==> flow/design.v <==
`timescale 1ns / 1ps
module rrc_filter #(
	parameter WIDTH = 9
)(
	input logic clk,
	input logic rst,
	input logic signed [WIDTH-1:0] filter_in,
	output logic signed [WIDTH-1:0] filter_out
);
	logic signed [WIDTH-1:0] shift_reg_out [0:31];
	logic signed [2*WIDTH-1:0] mul_sum [0:32];
	logic signed [23:0] acc_sum;
	integer i;
	always @(posedge clk or posedge rst) begin
		if(rst) begin
			for(i = 0; i < 32; i=i+1) begin
				shift_reg_out[i] <= 9'b0;
			end
		end
		else begin
			shift_reg_out[0] <= filter_in;
			for(i = 0; i < 31; i=i+1) begin
				shift_reg_out[i+1] <= shift_reg_out[i];
			end
		end
	end
	multiplier_9b #(.WIDTH(9)) MUL0(.mul_in(filter_in), .coefficient(9'd0), .mul_out(mul_sum[0]));
	multiplier_9b #(.WIDTH(9)) MUL1(.mul_in(shift_reg_out[0]), .coefficient(-9'd1), .mul_out(mul_sum[1]));
	multiplier_9b #(.WIDTH(9)) MUL2(.mul_in(shift_reg_out[1]), .coefficient(9'd1),.mul_out(mul_sum[2]));
	multiplier_9b #(.WIDTH(9)) MUL3(.mul_in(shift_reg_out[2]), .coefficient(9'd0),.mul_out(mul_sum[3]));
	multiplier_9b #(.WIDTH(9)) MUL4(.mul_in(shift_reg_out[3]), .coefficient(-9'd1),.mul_out(mul_sum[4]));
	multiplier_9b #(.WIDTH(9)) MUL5(.mul_in(shift_reg_out[4]), .coefficient(9'd2),.mul_out(mul_sum[5]));
	multiplier_9b #(.WIDTH(9)) MUL6(.mul_in(shift_reg_out[5]), .coefficient(9'd0),.mul_out(mul_sum[6]));
	multiplier_9b #(.WIDTH(9)) MUL7(.mul_in(shift_reg_out[6]), .coefficient(-9'd2),.mul_out(mul_sum[7]));
	multiplier_9b #(.WIDTH(9)) MUL8(.mul_in(shift_reg_out[7]), .coefficient(9'd2),.mul_out(mul_sum[8]));
	multiplier_9b #(.WIDTH(9)) MUL9(.mul_in(shift_reg_out[8]), .coefficient(9'd0),.mul_out(mul_sum[9]));
	multiplier_9b #(.WIDTH(9)) MUL10(.mul_in(shift_reg_out[9]), .coefficient(-9'd6),.mul_out(mul_sum[10]));
	multiplier_9b #(.WIDTH(9)) MUL11(.mul_in(shift_reg_out[10]), .coefficient(9'd8),.mul_out(mul_sum[11]));
	multiplier_9b #(.WIDTH(9)) MUL12(.mul_in(shift_reg_out[11]), .coefficient(9'd10),.mul_out(mul_sum[12]));
	multiplier_9b #(.WIDTH(9)) MUL13(.mul_in(shift_reg_out[12]), .coefficient(-9'd28),.mul_out(mul_sum[13]));
	multiplier_9b #(.WIDTH(9)) MUL14(.mul_in(shift_reg_out[13]), .coefficient(-9'd14),.mul_out(mul_sum[14]));
	multiplier_9b #(.WIDTH(9)) MUL15(.mul_in(shift_reg_out[14]), .coefficient(9'd111),.mul_out(mul_sum[15]));
	multiplier_9b #(.WIDTH(9)) MUL16(.mul_in(shift_reg_out[15]), .coefficient(9'd196),.mul_out(mul_sum[16]));
	multiplier_9b #(.WIDTH(9)) MUL17(.mul_in(shift_reg_out[16]), .coefficient(9'd111),.mul_out(mul_sum[17]));
	multiplier_9b #(.WIDTH(9)) MUL18(.mul_in(shift_reg_out[17]), .coefficient(-9'd14),.mul_out(mul_sum[18]));
	multiplier_9b #(.WIDTH(9)) MUL19(.mul_in(shift_reg_out[18]), .coefficient(-9'd28),.mul_out(mul_sum[19]));
	multiplier_9b #(.WIDTH(9)) MUL20(.mul_in(shift_reg_out[19]), .coefficient(9'd10),.mul_out(mul_sum[20]));
	multiplier_9b #(.WIDTH(9)) MUL21(.mul_in(shift_reg_out[20]), .coefficient(9'd8),.mul_out(mul_sum[21]));
	multiplier_9b #(.WIDTH(9)) MUL22(.mul_in(shift_reg_out[21]), .coefficient(-9'd6),.mul_out(mul_sum[22]));
	multiplier_9b #(.WIDTH(9)) MUL23(.mul_in(shift_reg_out[22]), .coefficient(9'd0),.mul_out(mul_sum[23]));
	multiplier_9b #(.WIDTH(9)) MUL24(.mul_in(shift_reg_out[23]), .coefficient(9'd2),.mul_out(mul_sum[24]));
	multiplier_9b #(.WIDTH(9)) MUL25(.mul_in(shift_reg_out[24]), .coefficient(-9'd2),.mul_out(mul_sum[25]));
	multiplier_9b #(.WIDTH(9)) MUL26(.mul_in(shift_reg_out[25]), .coefficient(9'd0),.mul_out(mul_sum[26]));
	multiplier_9b #(.WIDTH(9)) MUL27(.mul_in(shift_reg_out[26]), .coefficient(9'd2),.mul_out(mul_sum[27]));
	multiplier_9b #(.WIDTH(9)) MUL28(.mul_in(shift_reg_out[27]), .coefficient(-9'd1),.mul_out(mul_sum[28]));
	multiplier_9b #(.WIDTH(9)) MUL29(.mul_in(shift_reg_out[28]), .coefficient(9'd0),.mul_out(mul_sum[29]));
	multiplier_9b #(.WIDTH(9)) MUL30(.mul_in(shift_reg_out[29]), .coefficient(9'd1),.mul_out(mul_sum[30]));
	multiplier_9b #(.WIDTH(9)) MUL31(.mul_in(shift_reg_out[30]), .coefficient(-9'd1),.mul_out(mul_sum[31]));
	multiplier_9b #(.WIDTH(9)) MUL32(.mul_in(shift_reg_out[31]), .coefficient(9'd0),.mul_out(mul_sum[32]));
	always_comb begin : accumulate_sum
		acc_sum = mul_sum[0] + mul_sum[1] + mul_sum[2] + mul_sum[3] + mul_sum[4] + 
		mul_sum[5] + mul_sum[6] + mul_sum[7] + mul_sum[8] + mul_sum[9] + 
		mul_sum[10] + mul_sum[11] + mul_sum[12] + mul_sum[13] + mul_sum[14] + 
		mul_sum[15] + mul_sum[16] + mul_sum[17] + mul_sum[18] + mul_sum[19] + 
		mul_sum[20] + mul_sum[21] + mul_sum[22] + mul_sum[23] + mul_sum[24] + 
		mul_sum[25] + mul_sum[26] + mul_sum[27] + mul_sum[28] + mul_sum[29] + 
		mul_sum[30] + mul_sum[31] + mul_sum[32];  
	end
	logic signed [15:0] trunc_frac_sum;
	assign trunc_frac_sum = acc_sum[23:8];
	always_ff @( posedge clk or posedge rst ) begin : blockName
		if(rst) begin
			filter_out <= 0;
		end
		else if(trunc_frac_sum > 255) begin
			filter_out <= 255;
		end
		else if(trunc_frac_sum < -256) begin
			filter_out <= -256;
		end
		else begin
			filter_out <= trunc_frac_sum;
		end
	end
endmodule
module multiplier_9b #(
	parameter WIDTH = 9
)(
	input logic signed [WIDTH-1:0] mul_in,
	input logic signed [WIDTH-1:0] coefficient,
	output logic signed [2*WIDTH-1:0] mul_out
);
	assign mul_out = mul_in * coefficient;
endmodule
==> flow/run.sh <==
#!/bin/bash
# the make line also repeats each setting of config.mk as NAME=value (left out here)
make -C /OpenROAD-flow-scripts/flow DESIGN_CONFIG=/design/flow/config.mk WORK_HOME=/design/flow/orfs CLKGATE_MAP_FILE= finish
==> flow/config.mk <==
export PLATFORM = sky130hd
export DESIGN_NAME = rrc_filter
export DESIGN_NICKNAME = rrc_filter
export VERILOG_FILES = /design/flow/design.v
export SDC_FILE = /design/flow/constraint.sdc
export NUM_CORES = 4
export LEC_CHECK = 0
export ABC_AREA = 1
export CAP_MARGIN = 20
export CORE_MARGIN = 2
export CORE_UTILIZATION = 72
export CTS_CLUSTER_DIAMETER = 205
export CTS_CLUSTER_SIZE = 25
export PLACE_DENSITY_LB_ADDON = 0.05
export SETUP_SLACK_MARGIN = 0.68
export SLEW_MARGIN = 20
export TNS_END_PERCENT = 65
==> flow/constraint.sdc <==
create_clock -name core_clock -period 5.71 [get_ports {clk}]
set_input_delay 1.1420 -clock core_clock [delete_from_list [all_inputs] [get_ports {clk}]]
set_output_delay 1.1420 -clock core_clock [all_outputs]
set_load 0.01 [all_outputs]
==> CHANGELOG.md, run 1 <==
### Changed

- Status: failed layout checks
- Failing Checks: setup timing
- Via count: 17.9k
- Synth Cell Area: 0.0257 mm²
- Non-Filler Instances: 3279
- Reg area: approximately 0.0072 mm²
- HPWL Detailed: 54700 µm
- H-tree depth: 1
- Final Hold Fails: 0
- Initial antenna violation count: 1
- Worst Max-Slew Pin Slew: 918 ps
- DRC viols: 0
- First-pass GRT wire length: 106000 µm
- Hold Path Sink: shift_reg_out[23][2]
- Crit-path most repeated cell: nand2_1
- Clk slew on worst S/H paths: roughly 110 ps
- Hold depth: 0
- Die width: 193 µm
- Setup crit start: shift_reg_out[14][2]
- Worst setup path endpoint: filter_out[7]
- CTS root buf: clkbuf_16
- FP Util: about 73%
- Post-synth seq share: about 28%
- Tmin final: ~9000 ps
- CP max FO: 8
- CTS Sinks: 288
- Reg2Reg Setup Slack: -3510 ps
- Synth Warn #: 4
- Comb area leader: adder cells
- Compound Share, Synth: 4.17%
- # IOs: 20
- IO Port Bufs: 19
- Tool warning count: 68
- GRT Util Overall: 38.6%
- Worst EP arrival: approximately 9600 ps
- Syn Nets: 3094
- HP Class: register to register
- Number of routed nets with antenna violations: 0
- Avg Cell Area, Syn: 11.0 µm²
- Levels on crit path: slightly above 40
- Clock buffer depth: 3
- Async S/R FF share, synth: 100%
- Chip height: about 190 µm
- Post-synth EDFFs: 0
- RSZ-0062 raised after global routing: yes
- Diode count: 0
- Crit share post-route: 161%
- CTS Buf Count: 15
- FF-to-FF Start: shift_reg_out[14][2]
- Routed wire length: 68400 µm
- Routed vias/inst: 5.46
- HP Start: shift_reg_out[22][2]
- Setup crit end kind: register
- Slowest CP cell: fa_1
- Detailed Route Iter0 Violations: 1132
- Vias in the first global route: 20.4k
- Placer Congestion: a little under 1
- Slew Limit Fails: 0
- Num rows: slightly below 70
- Synth Area in Adders: 47.9%
- Area growth syn-to-layout: 21.2%
- Worst path required time: about 6000 ps
- Critical Path Max Stage Delay: 610 ps
- Reg2Reg Depth: ~40
- Yosys simple share: 4.94%
- Most frequent cells after synthesis: inv_1 (690), fa_1 (409), ha_1 (330)
- Count leader, synth: inv_1
- Largest net degree at the start of global routing: roughly 150
- Gr ovfl total: 0
- # setup viols final: 9
- Yosys xor share: approximately 4.9%
- Rel. slew slack: approximately two fifths
- Setup TNS: -31110 ps
- Clk latency late pin: 540 ps
- Gate Area: 0.0168 mm²
- CTS tree: yes
- Ys cells: ~2.3k
- Max cap viols: 0
- Cell area leaders: fa_1 (32%), dfrtp_1 (28%), ha_1 (16%)
- F_max: between 0.1 and 0.15 GHz
- Synth mux share: 0%
- Post-place setup slack: -3770 ps
- YS chip area: 0.0257 mm²
- CTS hold repair buffers: 0
- Top-area cell share: a little under a third
- Synth flops: roughly 290
- Final WS setup: -3510 ps
- Worst r2r dst: filter_out[7]
- Distinct cells, synth: 35
- CP Buf/Inv Count: 8
- Cells after Synth: 2344
- Chip area: 0.0372 mm²
- Synth area leader: fa_1
- Critical path's top delay family: adder cells
- Ys flop type: dfrtp_1
- Worst setup SP type: register
- Pre-antenna DRT Iters: 6
- Crit Path Class: register to register
- Nets: 3568
- Fillers: ~1.6k
- Core Region: 0.0354 mm²
- WL per Instance: around 21 µm
- Dpl cells: 3243
- Fin Clk Skew: 46.2 ps
## routing by layer
layer | part of all wire, % | track usage [%] | wire length, µm
met1 | 37 | 47.0 | 25100
met2 | 51 | 67.3 | 34800
met3 | 5.3 | 5.23 | 3620
met4 | 7.1 | 21.0 | 4840
met5 | 0 | 0 | 0
## through the flow
| step | hold slack [ps] | utilization, % | instance area, µm² |
|---|---|---|---|
| floorplan | 331 | - | 25700 |
| global placement | 331 | 83.9 | 29700 |
| detailed placement | 335 | 83.9 | 29700 |
| CTS | 343 | 86.7 | 30700 |
| global route | 355 | 88.1 | 31200 |
| finish | 339 | 88.1 | 31200 |
## what timing repair did
item                                    4_1_cts  5_1_grt
endpoints found under the setup margin        9        9
pin swaps                                    96      103
cloned                                        0        0
resized                                      99      100
buffers inserted                             11        8
hold endpoints to repair                      0        0
## cell type report
cell class	instances	share of cell area (%)
Multi-Input combinational cell	1365	53.9
Sequential cell	288	23.2
Timing Repair Buffer	458	11.5
Clock inverter	2	0.0803
Inverter	690	8.33
Clock buffer	15	1.20
Tap cell	461	1.85
==> inputs of run 2 (changes only) <==
Settings changed: CTS_CLUSTER_DIAMETER 205 to 200, CTS_CLUSTER_SIZE 25 to unset, PLACE_DENSITY_LB_ADDON 0.05 to 0.18, SETUP_SLACK_MARGIN 0.68 to 1.51, TNS_END_PERCENT 65 to 5.
Clock period 5.71 ns to 5.72 ns, I/O delays scaled along.
==> run 2 against run 1 <==
Compared with the run above:
- still fails the layout checks on setup timing
- sequential share of layout area is 0.28 points lower
- final cell count increased by 1.4%
- synthesized area unchanged
- cell area rose by 1.2%
- routed wire length is 11% higher
==> CHANGELOG.md, run 2 <==
### Changed

- Status: failed layout checks (unchanged)
- Placer Congestion: 0.961 (was 0.971)
- Top-area cell share: 31.8% (unchanged)
- Fillers: 1507 (was 1640)
- YS chip area: 0.0257 mm² (unchanged)
- Worst Max-Slew Pin Slew: 1010 ps (was 918 ps)
- Final WS setup: -3500 ps (was -3510 ps)
- DRC viols: 0 (unchanged)
- Hold Path Sink: shift_reg_out[3][5] (was shift_reg_out[23][2])
- Critical Path Max Stage Delay: 660 ps (was 610 ps)
- FF-to-FF Start: shift_reg_out[9][1] (was shift_reg_out[14][2])
- Setup crit start: shift_reg_out[9][1] (was shift_reg_out[14][2])
- Hold depth: 0 (unchanged)
- Vias in the first global route: 21.9k (was 20.4k)
- Crit-path most repeated cell: fa_1 (was nand2_1)
- GRT Util Overall: 43.7% (was 38.6%)
- Final Hold Fails: 0 (unchanged)
- Most Crowded Layer GR: met2 (unchanged)
- Setup crit end kind: register (unchanged)
- Slowest CP cell: fa_1 (unchanged)
- Synth mux share: 0% (unchanged)
- Ys flop type: dfrtp_1 (unchanged)
- Number of routed nets with antenna violations: 0 (unchanged)
- HP Class: register to register (unchanged)
- Routed wire length: 75800 µm (was 68400 µm)
- Diode count: 0 (unchanged)
- Met1 usage: 47.5% (was 47.0%)
- Critical path's top delay family: adder cells (unchanged)
- # setup viols final: 9 (unchanged)
- Tool warning count: 67 (was 68)
- Detailed Route Iter0 Violations: 1370 (was 1132)
- Clk latency late pin: 590 ps (was 540 ps)
- Failing Checks: setup timing (unchanged)
- First-pass GRT wire length: 118000 µm (was 106000 µm)
- IO Port Bufs: 19 (unchanged)
- Syn Nets: 3094 (unchanged)
- Ys cells: 2344 (unchanged)
- Via count: 18.7k (was 17.9k)
- Die width: 193 µm (unchanged)
- Slew Limit Fails: 0 (unchanged)
- Area growth syn-to-layout: 22.7% (was 21.2%)
- Largest net degree at the start of global routing: 173 (was 146)
- FP Util: 72.7% (unchanged)
- Core Region: 0.0354 mm² (unchanged)
- Worst r2r dst: filter_out[6] (was filter_out[7])
- Fin Clk Skew: 19.8 ps (was 46.2 ps)
- Synth Cell Area: 0.0257 mm² (unchanged)
- Worst setup SP type: register (unchanged)
- Yosys simple share: 4.94% (unchanged)
- Worst setup path endpoint: filter_out[6] (was filter_out[7])
- CTS Buf Count: 31 (was 15)
- Tmin final: 9220 ps (about the same)
- # IOs: 20 (unchanged)
- Yosys xor share: 4.90% (unchanged)
- Distinct cells, synth: 35 (unchanged)
- Cells after Synth: 2344 (unchanged)
- Reg2Reg Setup Slack: -3500 ps (was -3510 ps)
- Max cap viols: 0 (unchanged)
- WL per Instance: 22.8 µm (was 20.9 µm)
- Clock buffer depth: 3 (unchanged)
- Chip height: 193 µm (unchanged)
- Compound Share, Synth: 4.17% (unchanged)
- Cell area leaders: fa_1 (32%), dfrtp_1 (28%), ha_1 (16%) (unchanged)
- HP Start: shift_reg_out[2][5] (was shift_reg_out[22][2])
- F_max: 0.108 GHz (was 0.109 GHz)
- CTS root buf: clkbuf_16 (unchanged)
- RSZ-0062 raised after global routing: yes (unchanged)
- Crit share post-route: 161% (about the same)
- Chip area: 0.0372 mm² (unchanged)
- Async S/R FF share, synth: 100% (unchanged)
- Post-place setup slack: -3620 ps (was -3770 ps)
- Worst path required time: 6200 ps (was 6130 ps)
- Crit Path Class: register to register (unchanged)
- Post-synth EDFFs: 0 (unchanged)
- Synth area leader: fa_1 (unchanged)
- Levels on crit path: 35 (was 41)
- Synth Warn #: 4 (unchanged)
- Pre-antenna DRT Iters: 8 (was 6)
- Nets: 3593 (was 3568)
- Initial antenna violation count: 1 (unchanged)
- Synth Area in Adders: 47.9% (unchanged)
- Most frequent cells after synthesis: inv_1 (690), fa_1 (409), ha_1 (330) (unchanged)
- Hold slack final: 336 ps (was 339 ps)
- CTS Sinks: 288 (unchanged)
- H-tree depth: 1 (unchanged)
- GR Layer Usage met2: 75.1% (was 67.3%)
- Reg2Reg Depth: 35 (was 41)
- Synth flops: 288 (unchanged)
- CP Buf/Inv Count: 8 (unchanged)
- Rel. slew slack: 33.0% (was 38.4%)
- Clk slew on worst S/H paths: 60 ps (was 110 ps)
- Avg Cell Area, Syn: 11.0 µm² (unchanged)
- Worst EP arrival: 9700 ps (was 9640 ps)
- Count leader, synth: inv_1 (unchanged)
- Num rows: 69 (unchanged)
- HPWL Detailed: 57600 µm (was 54700 µm)
- Comb area leader: adder cells (unchanged)
- Global Route met3 Usage: 11.9% (was 5.23%)
- Routed vias/inst: 5.63 (was 5.46)
- CTS tree: yes (unchanged)
- CP max FO: 8 (unchanged)
- Post-synth seq share: 28.0% (unchanged)
- Gr ovfl total: 0 (unchanged)
[run 2: final cells by class]
type                       count  area, µm²  share of cell area, %
tap                          461        577                   1.83
timing repair buffer         467       3590                   11.4
inverter                     690       2590                   8.22
multi-input combinational   1365      16600                   52.5
sequential                   288       7220                   22.9
clock inverter                14        166                  0.527
clock buffer                  40        840                   2.66
[run 2: metal layers]
metal / vias to the layer above / wire, µm
met5: - / 0
met1: 9408 / 25500
met3: 416 / 6020
met2: 914 / 38000
met4: 0 / 6300
li1: 7986 / -
[run 2: what timing repair did]
item / 4_1_cts / 5_1_grt
pin swaps: 83 / 18
endpoints found under the setup margin: 9 / 9
hold buffers: 0 / 0
setup buffers: 6 / 1
resized: 66 / 11
[run 2: per-stage QoR]
| step | util, % | std cells | setup TNS (ps) | area [µm²] |
|---|---|---|---|---|
| detailed placement | 85.2 | 3264 | -32080 | 30100 |
| floorplan | - | 2344 | -24640 | 26000 |
| global route | 89.2 | 3325 | -34250 | 31600 |
| global placement | 85.2 | 3264 | -29810 | 30100 |
| CTS | 88.9 | 3324 | -29590 | 31500 |
| finish | 89.2 | 3325 | -31360 | 31600 |
==> inputs of run 3 (changes only) <==
Settings changed: TNS_END_PERCENT 5 to unset.
Clock period 5.72 ns to 8.55 ns, I/O delays scaled along.
==> run 3 against run 2 <==
Compared with the run above:
- still fails the layout checks on setup timing
- critical path depth rose by 9
- sequential share of layout area rose by 1.1 points
- die size did not move
- clock-buffer cell count rose by 7
- non-clock buffer count fell by 240
- largest cell class unchanged
==> CHANGELOG.md, run 3 <==
### Changed

- Status: failed layout checks (unchanged)
- Failing Checks: setup timing (unchanged)
- Critical Path Max Stage Delay: 580 ps (was 660 ps)
- Synth flops: 288 (unchanged)
- Rel. slew slack: 38.6% (was 33.0%)
- Final Hold Fails: 0 (unchanged)
- Hold depth: 0 (unchanged)
- Detailed Route Iter0 Violations: 941 (was 1370)
- Slowest CP cell: fa_1 (unchanged)
- Final WS setup: -644 ps (was -3500 ps)
- Levels on crit path: 44 (was 35)
- Synth Warn #: 4 (unchanged)
- CP Buf/Inv Count: 9 (was 8)
- HP Class: register to register (unchanged)
- CTS Buf Count: 34 (was 31)
- Crit Path Class: register to register (unchanged)
- Worst setup SP type: register (unchanged)
- Reg2Reg Depth: 44 (was 35)
- IO Port Bufs: 19 (unchanged)
- Vias in the first global route: 19.4k (was 21.9k)
- Area growth syn-to-layout: 17.2% (was 22.7%)
- Reg2Reg Setup Slack: -640 ps (was -3500 ps)
- Setup crit end kind: register (unchanged)
- HP Start: shift_reg_out[22][7] (was shift_reg_out[2][5])
- Placer Congestion: 0.967 (was 0.961)
- Non-Filler Instances: 3095 (was 3325)
- # IOs: 20 (unchanged)
- Clk latency late pin: 550 ps (was 590 ps)
- Core Region: 0.0354 mm² (unchanged)
- Ys flop type: dfrtp_1 (unchanged)
- Count leader, synth: inv_1 (unchanged)
- Chip area: 0.0372 mm² (unchanged)
- Hold slack final: 340 ps (was 336 ps)
- YS chip area: 0.0257 mm² (unchanged)
- Worst path required time: 8980 ps (was 6200 ps)
- Number of routed nets with antenna violations: 0 (unchanged)
- Worst setup path endpoint: filter_out[7] (was filter_out[6])
- Yosys xor share: 4.90% (unchanged)
- Avg Cell Area, Syn: 11.0 µm² (unchanged)
- CTS Sinks: 288 (unchanged)
- WL per Instance: 20.7 µm (was 22.8 µm)
- Setup TNS: -5520 ps (was -31360 ps)
- Dpl cells: 3011 (was 3264)
- Synth mux share: 0% (unchanged)
- Die width: 193 µm (unchanged)
- Yosys simple share: 4.94% (unchanged)
- Synth Cell Area: 0.0257 mm² (unchanged)
- Gr ovfl total: 0 (unchanged)
- CP max FO: 8 (unchanged)
- Initial antenna violation count: 1 (unchanged)
- Async S/R FF share, synth: 100% (unchanged)
- Post-place setup slack: -623 ps (was -3620 ps)
- Setup crit start: shift_reg_out[14][2] (was shift_reg_out[9][1])
- CTS root buf: clkbuf_16 (unchanged)
- FF-to-FF Start: shift_reg_out[14][2] (was shift_reg_out[9][1])
- H-tree depth: 2 (was 1)
- Fin Clk Skew: 16.6 ps (was 19.8 ps)
- Nets: 3356 (was 3593)
- Worst Max-Slew Pin Slew: 920 ps (was 1010 ps)
- Routed vias/inst: 5.48 (was 5.63)
- Max cap viols: 0 (unchanged)
- Synth area leader: fa_1 (unchanged)
- Pre-antenna DRT Iters: 5 (was 8)
- Routed wire length: 64100 µm (was 75800 µm)
- HPWL Detailed: 51800 µm (was 57600 µm)
- Num rows: 69 (unchanged)
- GRT Util Overall: 37.0% (was 43.7%)
- Post-synth seq share: 28.0% (unchanged)
- Largest net degree at the start of global routing: 152 (was 173)
- Post-synth EDFFs: 0 (unchanged)
- Ys cells: 2344 (unchanged)
- Top-area cell share: 31.8% (unchanged)
- Distinct cells, synth: 35 (unchanged)
- Clk slew on worst S/H paths: 60 ps (about the same)
- Worst EP arrival: 9630 ps (was 9700 ps)
- Critical path's top delay family: adder cells (unchanged)
- DRC viols: 0 (unchanged)
- Hold Path Sink: shift_reg_out[23][7] (was shift_reg_out[3][5])
- CTS tree: yes (unchanged)
- RSZ-0062 raised after global routing: yes (unchanged)
- Comb area leader: adder cells (unchanged)
- Compound Share, Synth: 4.17% (unchanged)
- Syn Nets: 3094 (unchanged)
- Synth Area in Adders: 47.9% (unchanged)
- First-pass GRT wire length: 101000 µm (was 118000 µm)
- Cell area leaders: fa_1 (32%), dfrtp_1 (28%), ha_1 (16%) (unchanged)
- Crit share post-route: 108% (was 161%)
- FP Util: 72.7% (unchanged)
- Most frequent cells after synthesis: inv_1 (690), fa_1 (409), ha_1 (330) (unchanged)
- Cells after Synth: 2344 (unchanged)
- Tmin final: 9190 ps (was 9220 ps)
- Via count: 17.0k (was 18.7k)
- Tool warning count: 67 (unchanged)
- F_max: 0.109 GHz (was 0.108 GHz)
- Slew Limit Fails: 0 (unchanged)
- Chip height: 193 µm (unchanged)
- Worst r2r dst: filter_out[7] (was filter_out[6])
- Clock buffer depth: 3 (unchanged)
- # setup viols final: 9 (unchanged)
[run 3: cell type report]
cell class	count	area, µm²
repair buffers	227	1800
flip-flops and latches	288	7220
diodes	2	5.00
inverters	690	2590
clock buffers	47	981
clock inverters	15	214
fillers	1868	5260
well taps	461	577
multi-input cells	1365	16700
[run 3: timing repair]
action | 4_1_cts | 5_1_grt
buffers inserted | 11 | 9
hold buffers | 0 | 0
endpoints found under the setup margin | 9 | 9
pin swaps | 58 | 47
gates resized | 46 | 89
[run 3: layer usage]
layer	wire, µm	track usage [%]	share of wire (%)	vias up
met5	0	0	0	-
met4	3500	18.3	5.5	0
met3	3890	7.51	6.1	229
met2	32600	63.8	51	585
met1	24100	44.9	38	8642
li1	-	-	-	7506
[run 3: per-stage QoR]
step	area, µm²	utilization [%]
after floorplan	26100	-
after global placement	28300	79.8
after detailed placement	28300	79.8
after CTS	29700	84.0
after global routing	30100	85.1
final	30100	85.1
==> inputs of run 4 (changes only) <==
Settings changed: CORE_UTILIZATION 72 to 65, CTS_CLUSTER_DIAMETER 200 to unset, PLACE_DENSITY_LB_ADDON 0.18 to unset, SETUP_SLACK_MARGIN 1.51 to unset.
Clock period 8.55 ns to 8.92 ns, I/O delays scaled along.
==> run 4 against run 3 <==
Compared with the run above:
- the layout still fails its checks (setup timing)
- sequential cell count is the same
- synthesized cell count is the same
- global-route usage shrank 5.2 points
- clock-buffer cell count shrank 2
- worst setup slack gained 400 ps
- die size grew 11%
- clock skew grew 2.9 ps
- via count shrank 3.5%
- fmax grew 0.38%
==> CHANGELOG.md, run 4 <==
### Changed

- Max Used Layer: met4 (unchanged)
- Setup TNS: -1810 ps (was -5520 ps)
- Num rows: 72 (was 69)
- FP Util: 66.2% (was 72.7%)
- Chip height: 203 µm (was 193 µm)
- Diode count: 0 (was 2)
- Post-synth EDFFs: 0 (unchanged)
- Levels on crit path: 42 (was 44)
- Worst Max-Slew Pin Slew: 937 ps (was 920 ps)
- Gate Area: 0.0169 mm² (was 0.0167 mm²)
- H-tree depth: 2 (unchanged)
- Count leader, synth: inv_1 (unchanged)
- Yosys xor share: 4.90% (unchanged)
- HP Class: register to register (unchanged)
- DRC viols: 0 (unchanged)
- Worst path required time: 9400 ps (was 8980 ps)
- Most frequent cells after synthesis: inv_1 (690), fa_1 (409), ha_1 (330) (unchanged)
- Max cap viols: 0 (unchanged)
- Area growth syn-to-layout: 18.0% (was 17.2%)
- Synth mux share: 0% (unchanged)
- Reg area: 0.00722 mm² (about the same)
- Slew Limit Fails: 0 (unchanged)
- Post-synth seq share: 28.0% (unchanged)
- Crit Path Class: register to register (unchanged)
- Initial antenna violation count: 0 (was 1)
- # IOs: 20 (unchanged)
- Pre-antenna DRT Iters: 7 (was 5)
- CTS Buf Count: 35 (was 34)
- Fillers: 2476 (was 1868)
- Setup crit start: shift_reg_out[14][2] (unchanged)
- WL met2: 30300 µm (was 32600 µm)
- CTS Sinks: 288 (unchanged)
- Number of routed nets with antenna violations: 0 (unchanged)
- FF-to-FF Start: shift_reg_out[14][2] (unchanged)
- Routed vias/inst: 5.21 (was 5.48)
- CTS root buf: clkbuf_16 (unchanged)
- Placer Congestion: 0.901 (was 0.967)
- YS chip area: 0.0257 mm² (unchanged)
- Synth flops: 288 (unchanged)
- Fin Clk Skew: 19.5 ps (was 16.6 ps)
- Largest net degree at the start of global routing: 176 (was 152)
- Ys cells: 2344 (unchanged)
- HP Start: shift_reg_out[22][7] (unchanged)
- Cell area after placement: 0.0279 mm² (was 0.0283 mm²)
- Cells after Synth: 2344 (unchanged)
- Critical Path Max Stage Delay: 570 ps (was 580 ps)
- F_max: 0.109 GHz (about the same)
- Nets: 3347 (was 3356)
- Gr ovfl total: 0 (unchanged)
- Final Cell Area: 0.0303 mm² (was 0.0301 mm²)
- Worst setup path endpoint: filter_out[3] (was filter_out[7])
- Comb area leader: adder cells (unchanged)
- Async S/R FF share, synth: 100% (unchanged)
- Final WS setup: -239 ps (was -644 ps)
- Worst setup SP type: register (unchanged)
- Clk slew on worst S/H paths: 70 ps (was 60 ps)
- Routed wire length: 60700 µm (was 64100 µm)
- Via count: 16.4k (was 17.0k)
- Synth Warn #: 4 (unchanged)
- Ys flop type: dfrtp_1 (unchanged)
- Clk latency late pin: 560 ps (was 550 ps)
- Die width: 203 µm (was 193 µm)
- RSZ-0062 raised after global routing: yes (unchanged)
- Rel. slew slack: 37.5% (was 38.6%)
- Reg2Reg Depth: 42 (was 44)
- HPWL Detailed: 49200 µm (was 51800 µm)
- Routed length on met3: 3130 µm (was 3890 µm)
- Final Hold Fails: 0 (unchanged)
- Worst r2r dst: filter_out[3] (was filter_out[7])
- Top-area cell share: 31.8% (unchanged)
- Compound Share, Synth: 4.17% (unchanged)
- Cell area leaders: fa_1 (32%), dfrtp_1 (28%), ha_1 (16%) (unchanged)
- Critical path's top delay family: adder cells (unchanged)
- Syn Nets: 3094 (unchanged)
- Crit share post-route: 103% (was 108%)
- Tool warning count: 67 (unchanged)
- # setup viols final: 9 (unchanged)
- Slowest CP cell: fa_1 (unchanged)
- DRT met1 WL: 24800 µm (was 24100 µm)
- Vias in the first global route: 18.6k (was 19.4k)
- IO Port Bufs: 19 (unchanged)
- GRT Util Overall: 31.8% (was 37.0%)
- CP Buf/Inv Count: 8 (was 9)
- Avg Cell Area, Syn: 11.0 µm² (unchanged)
- CTS tree: yes (unchanged)
- Synth Area in Adders: 47.9% (unchanged)
- CTS hold repair buffers: 0 (unchanged)
- Worst EP arrival: 9640 ps (was 9630 ps)
- Tmin final: 9160 ps (was 9190 ps)
- Crit-path most repeated cell: fa_1
- Detailed Route Iter0 Violations: 912 (was 941)
- CP max FO: 8 (unchanged)
- Setup crit end kind: register (unchanged)
- Failing Checks: setup timing (unchanged)
- Yosys simple share: 4.94% (unchanged)
- Distinct cells, synth: 35 (unchanged)
- Synth area leader: fa_1 (unchanged)
- Chip area: 0.0412 mm² (was 0.0372 mm²)
- Hold depth: 0 (unchanged)
- Clock buffer depth: 3 (unchanged)
- WL per Instance: 19.3 µm (was 20.7 µm)
- Core Region: 0.0388 mm² (was 0.0354 mm²)
- Reg2Reg Setup Slack: -240 ps (was -640 ps)
- Hold Path Sink: shift_reg_out[23][7] (unchanged)
- Status: failed layout checks (unchanged)
- Synth Cell Area: 0.0257 mm² (unchanged)
- First-pass GRT wire length: 98100 µm (was 101000 µm)
-- run 4: stage by stage --
stage               setup WS, ps  utilization [%]  hold WS (ps)  cells
global route                -626             78.1           350   3141
detailed placement          -587             71.8           335   3056
global placement            -403             71.8           331   3056
finish                      -239             78.1           345   3141
floorplan                   45.6                -           331   2344
CTS                         -249             76.3           345   3128
-- run 4: layer usage --
metal  global-route usage, %  vias to the layer above
met5                       0                        -
met4                    11.5                        0
met3                    5.97                      117
met2                    53.9                      376
met1                    41.3                     8365
li1                        -                     7508
-- run 4: area by class of cell --
type	count	share of cell area [%]
Clock buffer	45	3.25
Timing Repair Buffer	217	5.69
Clock inverter	18	0.866
Inverter	690	8.55
Sequential cell	288	23.8
Tap cell	518	2.14
Multi-Input combinational cell	1365	55.7
-- run 4: repair_timing --
item / CTS / global route
endpoints found under the setup margin: 9 / 9
buffers inserted: 9 / 14
resized: 78 / 124
gates cloned: 0 / 0
pin swaps: 64 / 89
==> inputs of run 5 (changes only) <==
Settings changed: ABC_AREA 1 to unset, CELL_PAD_IN_SITES_DETAIL_PLACEMENT set to 0, CELL_PAD_IN_SITES_GLOBAL_PLACEMENT set to 0, CORE_ASPECT_RATIO set to 1.04, CORE_UTILIZATION 65 to 71, CTS_CLUSTER_SIZE set to 51, GPL_ROUTABILITY_DRIVEN set to 0, MAX_ROUTING_LAYER set to met4, PLACE_DENSITY set to 0.42, SETUP_SLACK_MARGIN set to 1.72, TNS_END_PERCENT set to 50.
Clock period 8.92 ns to 10.4 ns, I/O delays scaled along.
==> run 5 against run 4 <==
Compared with the run above:
- the run now finishes clean
- clock skew increased by 5.5 ps
- routed wire length down 0.66%
- register-to-register slack improved by 700 ps
- synthesized area decreased by 1.1%
- synthesized cell count down 7.0%
- highest routed layer unchanged
==> CHANGELOG.md, run 5 <==
### Changed

- Via count: 15.6k (was 16.4k)
- RSZ-0062 raised after global routing: yes (unchanged)
- Synth Area in Adders: 48.4% (was 47.9%)
- Number of routed nets with antenna violations: 0 (unchanged)
- Hold depth: 0 (unchanged)
- Die width: 190 µm (was 203 µm)
- Ys flop type: dfrtp_1 (unchanged)
- CTS Sinks: 288 (unchanged)
- Max cap viols: 0 (unchanged)
- Critical Path Max Stage Delay: 630 ps (was 570 ps)
- Num rows: 70 (was 72)
- HPWL Detailed: 46000 µm (was 49200 µm)
- Synth area leader: fa_1 (unchanged)
- WL per Instance: 21.5 µm (was 19.3 µm)
- Worst Max-Slew Pin Slew: 968 ps (was 937 ps)
- Critical path's top delay family: adder cells (unchanged)
- # setup viols final: 0 (was 9)
- Cells after Synth: 2181 (was 2344)
- Worst r2r dst: filter_out[4] (was filter_out[3])
- Diode count: 0 (unchanged)
- Slowest CP cell: fa_2 (was fa_1)
- Rel. slew slack: 35.4% (was 37.5%)
- Synth Warn #: 4 (unchanged)
- Clk latency late pin: 550 ps (was 560 ps)
- Yosys simple share: 3.44% (was 4.94%)
- IO Port Bufs: 19 (unchanged)
- H-tree depth: 2 (unchanged)
- Crit-path most repeated cell: fa_1 (unchanged)
- Pre-antenna DRT Iters: 6 (was 7)
- HP Class: register to register (unchanged)
- Dpl cells: 2674 (was 3056)
- Hold Path Sink: shift_reg_out[26][0] (was shift_reg_out[23][7])
- YS chip area: 0.0254 mm² (was 0.0257 mm²)
- Synth flops: 288 (unchanged)
- # IOs: 20 (unchanged)
- CTS tree: yes (unchanged)
- FF-to-FF Start: shift_reg_out[16][3] (was shift_reg_out[14][2])
- Setup TNS: 0 ps (was -1810 ps)
- Post-synth EDFFs: 0 (unchanged)
- Top-area cell share: 32.2% (was 31.8%)
- Post-place setup slack: 63.9 ps (was -587 ps)
- Comb area leader: adder cells (unchanged)
- Hold slack final: 345 ps (about the same)
- Reg2Reg Depth: 34 (was 42)
- Final Cell Area: 0.0290 mm² (was 0.0303 mm²)
- Tool warning count: 66 (was 67)
- Area growth syn-to-layout: 14.0% (was 18.0%)
- Cell area after placement: 0.0264 mm² (was 0.0279 mm²)
- Most frequent cells after synthesis: inv_1 (607), fa_1 (409), ha_1 (330) (was inv_1 (690), fa_1 (409), ha_1 (330))
- Cell area leaders: fa_1 (32%), dfrtp_1 (28%), ha_1 (16%) (unchanged)
- Worst path required time: 10870 ps (was 9400 ps)
- Worst setup path endpoint: filter_out[4] (was filter_out[3])
- Tmin final: 9940 ps (was 9160 ps)
- Final WS setup: 462 ps (was -239 ps)
- Avg Cell Area, Syn: 11.7 µm² (was 11.0 µm²)
- Detailed Route Iter0 Violations: 890 (was 912)
- Final Hold Fails: 0 (unchanged)
- Fin Clk Skew: 24.9 ps (was 19.5 ps)
- Nets: 3057 (was 3347)
- Post-synth seq share: 28.3% (was 28.0%)
- F_max: 0.101 GHz (was 0.109 GHz)
- Reg2Reg Setup Slack: 460 ps (was -240 ps)
- Crit Path Class: register to register (unchanged)
- Distinct cells, synth: 54 (was 35)
- Final Util: 82.4% (was 78.1%)
- Initial antenna violation count: 0 (unchanged)
- CP max FO: 8 (unchanged)
- Setup crit start: shift_reg_out[16][3] (was shift_reg_out[14][2])
- Ys cells: 2181 (was 2344)
- Gr ovfl total: 0 (unchanged)
- CTS Buf Count: 34 (was 35)
- Synth Cell Area: 0.0254 mm² (was 0.0257 mm²)
- HP Start: shift_reg_out[25][0] (was shift_reg_out[22][7])
- Compound Share, Synth: 5.99% (was 4.17%)
- Levels on crit path: 34 (was 42)
- Slew Limit Fails: 0 (unchanged)
- First-pass GRT wire length: 96900 µm (was 98100 µm)
- Count leader, synth: inv_1 (unchanged)
- DRC viols: 0 (unchanged)
- GRT Util Overall: 35.7% (was 31.8%)
- Async S/R FF share, synth: 100% (unchanged)
- Clk slew on worst S/H paths: 60 ps (was 70 ps)
- Vias in the first global route: 17.9k (was 18.6k)
- Non-Filler Instances: 2799 (was 3141)
- Yosys xor share: 4.71% (was 4.90%)
- Worst setup SP type: register (unchanged)
- Routed wire length: 60300 µm (was 60700 µm)
- Clock buffer depth: 3 (unchanged)
- Setup crit end kind: register (unchanged)
- CTS root buf: clkbuf_16 (unchanged)
- Synth mux share: 0.0393% (was 0%)
- Syn Nets: 2931 (was 3094)
- Chip height: 197 µm (was 203 µm)
- Chip area: 0.0374 mm² (was 0.0412 mm²)
- Core Region: 0.0352 mm² (was 0.0388 mm²)
- Largest net degree at the start of global routing: 76 (was 176)
- Worst EP arrival: 10410 ps (was 9640 ps)
- Routed vias/inst: 5.57 (was 5.21)
- CP Buf/Inv Count: 6 (was 8)
- FP Util: 72.3% (was 66.2%)
- Status: timing/DRC/antenna clean (was failed layout checks)
- Crit share post-route: 95.6% (was 103%)
## run 5: per-layer routing
metal / track usage, % / up-vias / wire, µm
li1: - / 6913 / -
met1: 44.7 / 8052 / 23700
met2: 60.1 / 449 / 31000
met3: 5.10 / 171 / 2750
met4: 12.8 / 0 / 2870
met5: - / - / 0
## run 5: cell type report
type                    count  area [µm²]
multi-input cells        1280       16900
flip-flops and latches    288        7230
fillers                  1986        6190
inverters                 607        2290
clock buffers              41         927
repair buffers             96         807
well taps                 468         586
clock inverters            19         234
## run 5: repair_timing
| item | 4_1_cts | 5_1_grt |
|---|---|---|
| cloned | 0 | 0 |
| resized | 104 | 79 |
| hold buffers | 0 | 0 |
| setup buffers | 31 | 34 |
| endpoints found under the setup margin | 9 | 9 |
| pin swaps | 67 | 93 |
| hold endpoints to repair | 0 | 0 |
==> inputs of run 6 (changes only) <==
Settings changed: CELL_PAD_IN_SITES_DETAIL_PLACEMENT 0 to unset, CELL_PAD_IN_SITES_GLOBAL_PLACEMENT 0 to unset, CORE_ASPECT_RATIO 1.04 to unset, CORE_UTILIZATION 71 to 27, CTS_CLUSTER_SIZE 51 to unset, GPL_ROUTABILITY_DRIVEN 0 to unset, MAX_ROUTING_LAYER met4 to unset, PLACE_DENSITY 0.42 to unset, SETUP_SLACK_MARGIN 1.72 to unset, TNS_END_PERCENT 50 to unset.
Clock period 10.4 ns to 11.1 ns, I/O delays scaled along.
==> run 6 against run 5 <==
Compared with the run above:
- still clean
- non-clock buffer count decreased by 67
- utilization fell by 52 points
- via count down 8.1%
- worst setup slack better by 150 ps
- sequential share of layout area rose by 0.41 points
- fmax is 5.2% lower
==> CHANGELOG.md, run 6 <==
### Changed

- Status: timing/DRC/antenna clean (unchanged)
- Synth Area in Adders: 48.4% (unchanged)
- Area growth syn-to-layout: 11.9% (was 14.0%)
- Pre-antenna DRT Iters: 5 (was 6)
- Critical path's top delay family: adder cells (unchanged)
- First-pass GRT wire length: 91700 µm (was 96900 µm)
- Synth mux share: 0.0393% (unchanged)
- Hold depth: 0 (unchanged)
- CTS tree: yes (unchanged)
- IO Port Bufs: 19 (unchanged)
- Worst setup path endpoint: filter_out[2] (was filter_out[4])
- Diode count: 0 (unchanged)
- Top-area cell share: 32.2% (unchanged)
- HPWL Detailed: 46700 µm (was 46000 µm)
- CTS Sinks: 288 (unchanged)
- FF-to-FF Start: shift_reg_out[16][4] (was shift_reg_out[16][3])
- Cells after Synth: 2181 (unchanged)
- Crit Path Class: register to register (unchanged)
- Syn Nets: 2931 (unchanged)
- CTS hold repair buffers: 0 (unchanged)
- Die width: 311 µm (was 190 µm)
- Fillers: 9623 (was 1986)
- Yosys xor share: 4.71% (unchanged)
- Crit-path most repeated cell: fa_1 (unchanged)
- Reg2Reg Setup Slack: 610 ps (was 460 ps)
- Initial antenna violation count: 0 (unchanged)
- Final Util: 30.5% (was 82.4%)
- Ys flop type: dfrtp_1 (unchanged)
- Setup crit end kind: register (unchanged)
- Clk latency late pin: 560 ps (was 550 ps)
- Num rows: 112 (was 70)
- Final WS setup: 615 ps (was 462 ps)
- CTS Buf Count: 35 (was 34)
- Crit share post-route: 94.5% (was 95.6%)
- F_max: 0.0954 GHz (was 0.101 GHz)
- Worst path required time: 11510 ps (was 10870 ps)
- CTS root buf: clkbuf_16 (unchanged)
- Levels on crit path: 36 (was 34)
- Core Region: 0.0933 mm² (was 0.0352 mm²)
- Synth flops: 288 (unchanged)
- Comb area leader: adder cells (unchanged)
- RSZ-0062 raised after global routing: no (was yes)
- Most frequent cells after synthesis: inv_1 (607), fa_1 (409), ha_1 (330) (unchanged)
- Yosys simple share: 3.44% (unchanged)
- Clock buffer depth: 3 (unchanged)
- Worst setup SP type: register (unchanged)
- Async S/R FF share, synth: 100% (unchanged)
- Slowest CP cell: fa_1 (was fa_2)
- # IOs: 20 (unchanged)
- Chip height: 311 µm (was 197 µm)
- Fin Clk Skew: 14.2 ps (was 24.9 ps)
- WL per Instance: 15.7 µm (was 21.5 µm)
- HP Start: shift_reg_out[25][5] (was shift_reg_out[25][0])
- Reg2Reg Depth: 36 (was 34)
- Worst EP arrival: 10900 ps (was 10410 ps)
- Chip area: 0.0967 mm² (was 0.0374 mm²)
- Gr ovfl total: 0 (unchanged)
- Via count: 14.3k (was 15.6k)
- Largest net degree at the start of global routing: 85 (was 76)
- Post-synth EDFFs: 0 (unchanged)
- Cell area after placement: 0.0273 mm² (was 0.0264 mm²)
- Rel. slew slack: 37.3% (was 35.4%)
- Worst r2r dst: filter_out[2] (was filter_out[4])
- Tool warning count: 61 (was 66)
- Max cap viols: 0 (unchanged)
- Cell area leaders: fa_1 (32%), dfrtp_1 (28%), ha_1 (16%) (unchanged)
- Hold Path Sink: shift_reg_out[26][5] (was shift_reg_out[26][0])
- DRC viols: 0 (unchanged)
- Number of routed nets with antenna violations: 0 (unchanged)
- Vias in the first global route: 16.1k (was 17.9k)
- Distinct cells, synth: 54 (unchanged)
- Setup crit start: shift_reg_out[16][4] (was shift_reg_out[16][3])
- Detailed Route Iter0 Violations: 670 (was 890)
- Final Cell Area: 0.0285 mm² (was 0.0290 mm²)
- Post-synth seq share: 28.3% (unchanged)
- Post-place setup slack: 499 ps (was 63.9 ps)
- Nets: 2991 (was 3057)
- Reg area: 0.00721 mm² (was 0.00723 mm²)
- YS chip area: 0.0254 mm² (unchanged)
- Critical Path Max Stage Delay: 580 ps (was 630 ps)
- Count leader, synth: inv_1 (unchanged)
- # setup viols final: 0 (unchanged)
- Post CTS Setup Buffer Count: 0 (was 31)
- Worst Max-Slew Pin Slew: 941 ps (was 968 ps)
- Synth Cell Area: 0.0254 mm² (unchanged)
- Gate Area: 0.0159 mm² (was 0.0169 mm²)
- Ys cells: 2181 (unchanged)
- Final Hold Fails: 0 (unchanged)
- Placer Congestion: 0.835
- Slew Limit Fails: 0 (unchanged)
- Synth Warn #: 4 (unchanged)
- Synth area leader: fa_1 (unchanged)
- GRT Util Overall: 12.3% (was 35.7%)
- CP max FO: 8 (unchanged)
- Clk slew on worst S/H paths: 60 ps (about the same)
- Compound Share, Synth: 5.99% (unchanged)
- Routed vias/inst: 4.07 (was 5.57)
- Routed wire length: 55400 µm (was 60300 µm)
- Setup TNS: 0 ps (unchanged)
- FP Util: 27.3% (was 72.3%)
- CP Buf/Inv Count: 6 (unchanged)
- Tmin final: 10490 ps (was 9940 ps)
- H-tree depth: 2 (unchanged)
- HP Class: register to register (unchanged)
- Avg Cell Area, Syn: 11.7 µm² (unchanged)
- Cts repair resizes: 0 (was 104)
[run 6: layer usage]
| metal | vias to the layer above | share of wire (%) | GRT usage [%] | routed length [µm] |
|---|---|---|---|---|
| li1 | 6784 | - | - | - |
| met1 | 7297 | 47 | 16.8 | 25800 |
| met2 | 175 | 47 | 20.2 | 26300 |
| met3 | 71 | 3.0 | 1.83 | 1690 |
| met4 | 0 | 2.9 | 3.48 | 1590 |
| met5 | - | 0 | 0 | 0 |
[run 6: metrics by stage]
step | instances | hold slack (ps)
4_1_cts | 3521 | 330
2_1_floorplan | 2181 | 331
3_5_place_dp | 3458 | 335
5_1_grt | 3521 | 340
3_3_place_gp | 3458 | 331
6_report | 3521 | 340
[run 6: area by class of cell]
type                    instances  area share [%]
clock buffers                  46            3.43
clock inverters                17           0.773
inverters                     607            8.03
well taps                    1254            5.51
flip-flops and latches        288            25.3
multi-input cells            1280            56.0
repair buffers                 29           0.932
==> inputs of run 7 (changes only) <==
Settings changed: ABC_AREA set to 1, CELL_PAD_IN_SITES_DETAIL_PLACEMENT set to 0, CELL_PAD_IN_SITES_GLOBAL_PLACEMENT set to 0, CORE_ASPECT_RATIO set to 1.04, CORE_UTILIZATION 27 to 71, CTS_CLUSTER_DIAMETER set to 223, GPL_ROUTABILITY_DRIVEN set to 0, MAX_ROUTING_LAYER set to met4, PLACE_DENSITY_LB_ADDON set to 0.06, SETUP_SLACK_MARGIN set to 1.72, TNS_END_PERCENT set to 50.
Clock period 11.1 ns to 8.51 ns, I/O delays scaled along.
==> run 7 against run 6 <==
Compared with the run above:
- the layout now fails its checks (setup timing)
- routed wire length increased by 15%
- clock skew decreased by 5.8 ps
- first-iteration DRC count increased by 49%
- critical endpoint is now filter_out[1]
- sequential cell count unchanged
- utilization increased by 53 points
- global-route usage increased by 25 points
- worst setup slack got worse by 1400 ps
- synthesized area increased by 1.1%
==> CHANGELOG.md, run 7 <==
### Changed

- Status: failed layout checks (was timing/DRC/antenna clean)
- Failing Checks: setup timing
- Slowest CP cell: fa_1 (unchanged)
- HP Start: shift_reg_out[28][2] (was shift_reg_out[25][5])
- Ys cells: 2344 (was 2181)
- Cell area leaders: fa_1 (32%), dfrtp_1 (28%), ha_1 (16%) (unchanged)
- Final Util: 83.7% (was 30.5%)
- H-tree depth: 1 (was 2)
- Post-synth seq share: 28.0% (was 28.3%)
- Worst r2r dst: filter_out[1] (was filter_out[2])
- Distinct cells, synth: 35 (was 54)
- Cells after Synth: 2344 (was 2181)
- Post-synth EDFFs: 0 (unchanged)
- Final Cell Area: 0.0301 mm² (was 0.0285 mm²)
- Critical Path Max Stage Delay: 580 ps (about the same)
- Reg2Reg Depth: 40 (was 36)
- Critical path's top delay family: adder cells (unchanged)
- Cell area after placement: 0.0281 mm² (was 0.0273 mm²)
- Synth Warn #: 4 (unchanged)
- Post-place setup slack: -1030 ps (was 499 ps)
- Crit Path Class: register to register (unchanged)
- Count leader, synth: inv_1 (unchanged)
- Pre-antenna DRT Iters: 5 (unchanged)
- Ys flop type: dfrtp_1 (unchanged)
- Synth mux share: 0% (was 0.0393%)
- Hold Path Sink: shift_reg_out[29][2] (was shift_reg_out[26][5])
- Routed vias/inst: 5.43 (was 4.07)
- Synth flops: 288 (unchanged)
- GRT Util Overall: 37.0% (was 12.3%)
- Worst setup path endpoint: filter_out[1] (was filter_out[2])
- Area growth syn-to-layout: 17.1% (was 11.9%)
- Clock buffer depth: 3 (unchanged)
- Syn Nets: 3094 (was 2931)
- Slew Limit Fails: 0 (unchanged)
- IO Port Bufs: 19 (unchanged)
- Fillers: 1954 (was 9623)
- F_max: 0.107 GHz (was 0.0954 GHz)
- Via count: 17.0k (was 14.3k)
- CP max FO: 8 (unchanged)
- Num rows: 71 (was 112)
- Final Hold Fails: 0 (unchanged)
- FP Util: 71.5% (was 27.3%)
- Levels on crit path: 40 (was 36)
- Tool warning count: 66 (was 61)
- HPWL Detailed: 50400 µm (was 46700 µm)
- CTS hold repair buffers: 0 (unchanged)
- Chip area: 0.0378 mm² (was 0.0967 mm²)
- CTS Buf Count: 31 (was 35)
- Reg2Reg Setup Slack: -830 ps (was 610 ps)
- Clk slew on worst S/H paths: 60 ps (about the same)
- Vias in the first global route: 19.6k (was 16.1k)
- Chip height: 198 µm (was 311 µm)
- Yosys xor share: 4.90% (was 4.71%)
- Most frequent cells after synthesis: inv_1 (690), fa_1 (409), ha_1 (330) (was inv_1 (607), fa_1 (409), ha_1 (330))
- Number of routed nets with antenna violations: 0 (unchanged)
- CP Buf/Inv Count: 7 (was 6)
- Die width: 191 µm (was 311 µm)
- Max cap viols: 0 (unchanged)
- Worst path required time: 9040 ps (was 11510 ps)
- CTS root buf: clkbuf_16 (unchanged)
- Compound Share, Synth: 4.17% (was 5.99%)
- Rel. slew slack: 31.3% (was 37.3%)
- Synth area leader: fa_1 (unchanged)
- Nets: 3381 (was 2991)
- Fin Clk Skew: 8.36 ps (was 14.2 ps)
- YS chip area: 0.0257 mm² (was 0.0254 mm²)
- Diode count: 0 (unchanged)
- Detailed Route Iter0 Violations: 999 (was 670)
- CTS tree: yes (unchanged)
- Avg Cell Area, Syn: 11.0 µm² (was 11.7 µm²)
- DRC viols: 0 (unchanged)
- Setup crit start: shift_reg_out[14][1] (was shift_reg_out[16][4])
- Top-area cell share: 31.8% (was 32.2%)
- Worst setup SP type: register (unchanged)
- Comb area leader: adder cells (unchanged)
- Clk latency late pin: 600 ps (was 560 ps)
- Initial antenna violation count: 0 (unchanged)
- Worst EP arrival: 9880 ps (was 10900 ps)
- Tmin final: 9340 ps (was 10490 ps)
- Synth Cell Area: 0.0257 mm² (was 0.0254 mm²)
- Core Region: 0.0360 mm² (was 0.0933 mm²)
- RSZ-0062 raised after global routing: yes (was no)
- Largest net degree at the start of global routing: 122 (was 85)
- Crit share post-route: 110% (was 94.5%)
- Routed wire length: 63900 µm (was 55400 µm)
- # setup viols final: 9 (was 0)
- Final WS setup: -834 ps (was 615 ps)
- WL per Instance: 20.4 µm (was 15.7 µm)
- Setup crit end kind: register (unchanged)
- CTS Sinks: 288 (unchanged)
- # IOs: 20 (unchanged)
- Crit-path most repeated cell: fa_1 (unchanged)
- Yosys simple share: 4.94% (was 3.44%)
- Gr ovfl total: 0 (unchanged)
- Synth Area in Adders: 47.9% (was 48.4%)
- HP Class: register to register (unchanged)
- FF-to-FF Start: shift_reg_out[14][1] (was shift_reg_out[16][4])
- Hold depth: 0 (unchanged)
- Worst Max-Slew Pin Slew: 1030 ps (was 941 ps)
- Async S/R FF share, synth: 100% (unchanged)
- First-pass GRT wire length: 101000 µm (was 91700 µm)
## run 7: cell type report
type	count	area, µm²	share of cell area (%)
clock buffer	44	855	2.84
timing repair buffer	255	2010	6.68
inverter	690	2590	8.61
multi-input combinational	1365	16600	55.3
sequential	288	7210	23.9
clock inverter	12	210	0.698
tap	474	593	1.97
## run 7: routing by layer
metal	vias up	part of all wire [%]	routed length (µm)	global-route usage, %
met5	-	0	0	-
met4	0	5.5	3510	16.0
met1	8728	36	23100	41.4
li1	7553	-	-	-
met2	493	53	33700	65.4
met3	213	5.6	3600	6.50
## run 7: per-stage QoR
| stage | setup TNS, ps | cells | hold slack [ps] |
|---|---|---|---|
| after floorplan | -4310 | 2344 | 331 |
| after global placement | -6080 | 3050 | 332 |
| after detailed placement | -8910 | 3050 | 335 |
| after CTS | -5350 | 3119 | 343 |
| after global routing | -9870 | 3128 | 349 |
| final | -7160 | 3128 | 340 |
## run 7: timing repair
item                                   in CTS  in global routing
setup endpoints to repair                   9                  9
gates resized                              81                 78
endpoints found under the hold margin       0                  0
buffers inserted                           13                  9
pin swaps                                  73                 78
==> inputs of run 8 (changes only) <==
Settings changed: ABC_AREA 1 to 0, CELL_PAD_IN_SITES_DETAIL_PLACEMENT 0 to unset, CELL_PAD_IN_SITES_GLOBAL_PLACEMENT 0 to unset, CORE_ASPECT_RATIO 1.04 to unset, CORE_UTILIZATION 71 to 72, CTS_CLUSTER_DIAMETER 223 to unset, CTS_CLUSTER_SIZE set to 94, GPL_ROUTABILITY_DRIVEN 0 to unset, MAX_ROUTING_LAYER met4 to unset, PLACE_DENSITY set to 0.41, PLACE_DENSITY_LB_ADDON 0.06 to unset, SETUP_SLACK_MARGIN 1.72 to 1.37, TNS_END_PERCENT 50 to unset.
Clock period 8.51 ns to 5.65 ns, I/O delays scaled along.
==> run 8 against run 7 <==
Compared with the run above:
- the run now fails in global routing (5_1_grt)
- synthesized area decreased by 1.1%
- die size decreased by 2.4%
- synthesized cell count down 7.0%
==> CHANGELOG.md, run 8 <==
## Implementation

- YS chip area: 0.0254 mm² (was 0.0257 mm²)
- H-tree depth: 1 (unchanged)
- Compound Share, Synth: 5.99% (was 4.17%)
- Synth Cell Area: 0.0254 mm² (was 0.0257 mm²)
- Top-area cell share: 32.2% (was 31.8%)
- Failing step: global routing (5_1_grt)
- Synth Warn #: 4 (unchanged)
- Synth area leader: fa_1 (unchanged)
- Die width: 192 µm (was 191 µm)
- IO Port Bufs: 19 (unchanged)
- Core Region: 0.0347 mm² (was 0.0360 mm²)
- CTS Sinks: 288 (unchanged)
- Clock buffer depth: 3 (unchanged)
- Chip area: 0.0369 mm² (was 0.0378 mm²)
- Cell area leaders: fa_1 (32%), dfrtp_1 (28%), ha_1 (16%) (unchanged)
- Status: did not finish (was failed layout checks)
- Synth flops: 288 (unchanged)
- Distinct cells, synth: 54 (was 35)
- Ys cells: 2181 (was 2344)
- Yosys xor share: 4.71% (was 4.90%)
- Async S/R FF share, synth: 100% (unchanged)
- Post-place setup slack: -4570 ps (was -1030 ps)
- Yosys simple share: 3.44% (was 4.94%)
- CTS Buf Count: 31 (unchanged)
- CTS root buf: clkbuf_16 (unchanged)
- Dpl cells: 3094 (was 3050)
- Avg Cell Area, Syn: 11.7 µm² (was 11.0 µm²)
- CTS hold repair buffers: 0 (unchanged)
- # IOs: 20 (unchanged)
- HPWL Detailed: 54200 µm (was 50400 µm)
- Cells after Synth: 2181 (was 2344)
- Num rows: 68 (was 71)
- Chip height: 192 µm (was 198 µm)
- Syn Nets: 2931 (was 3094)
- Synth mux share: 0.0393% (was 0%)
- Post-synth seq share: 28.3% (was 28.0%)
- Synth Area in Adders: 48.4% (was 47.9%)
- Placer Congestion: 0.893
- Count leader, synth: inv_1 (unchanged)
- Comb area leader: adder cells (unchanged)
- Post-synth EDFFs: 0 (unchanged)
- Most frequent cells after synthesis: inv_1 (607), fa_1 (409), ha_1 (330) (was inv_1 (690), fa_1 (409), ha_1 (330))
- Ys flop type: dfrtp_1 (unchanged)
- FP Util: 73.3% (was 71.5%)
-- run 8: metrics by stage --
stage / instance area (µm²) / TNS (ps) / util (%)
floorplan: 25600 / -33760 / -
global placement: 29700 / -37500 / 85.6
detailed placement: 29700 / -40170 / 85.6
CTS: 31500 / -36530 / 90.6
-- run 8: what timing repair did --
item,in CTS
pin swaps,75
gates resized,98
setup endpoints to repair,9
buffers inserted,14
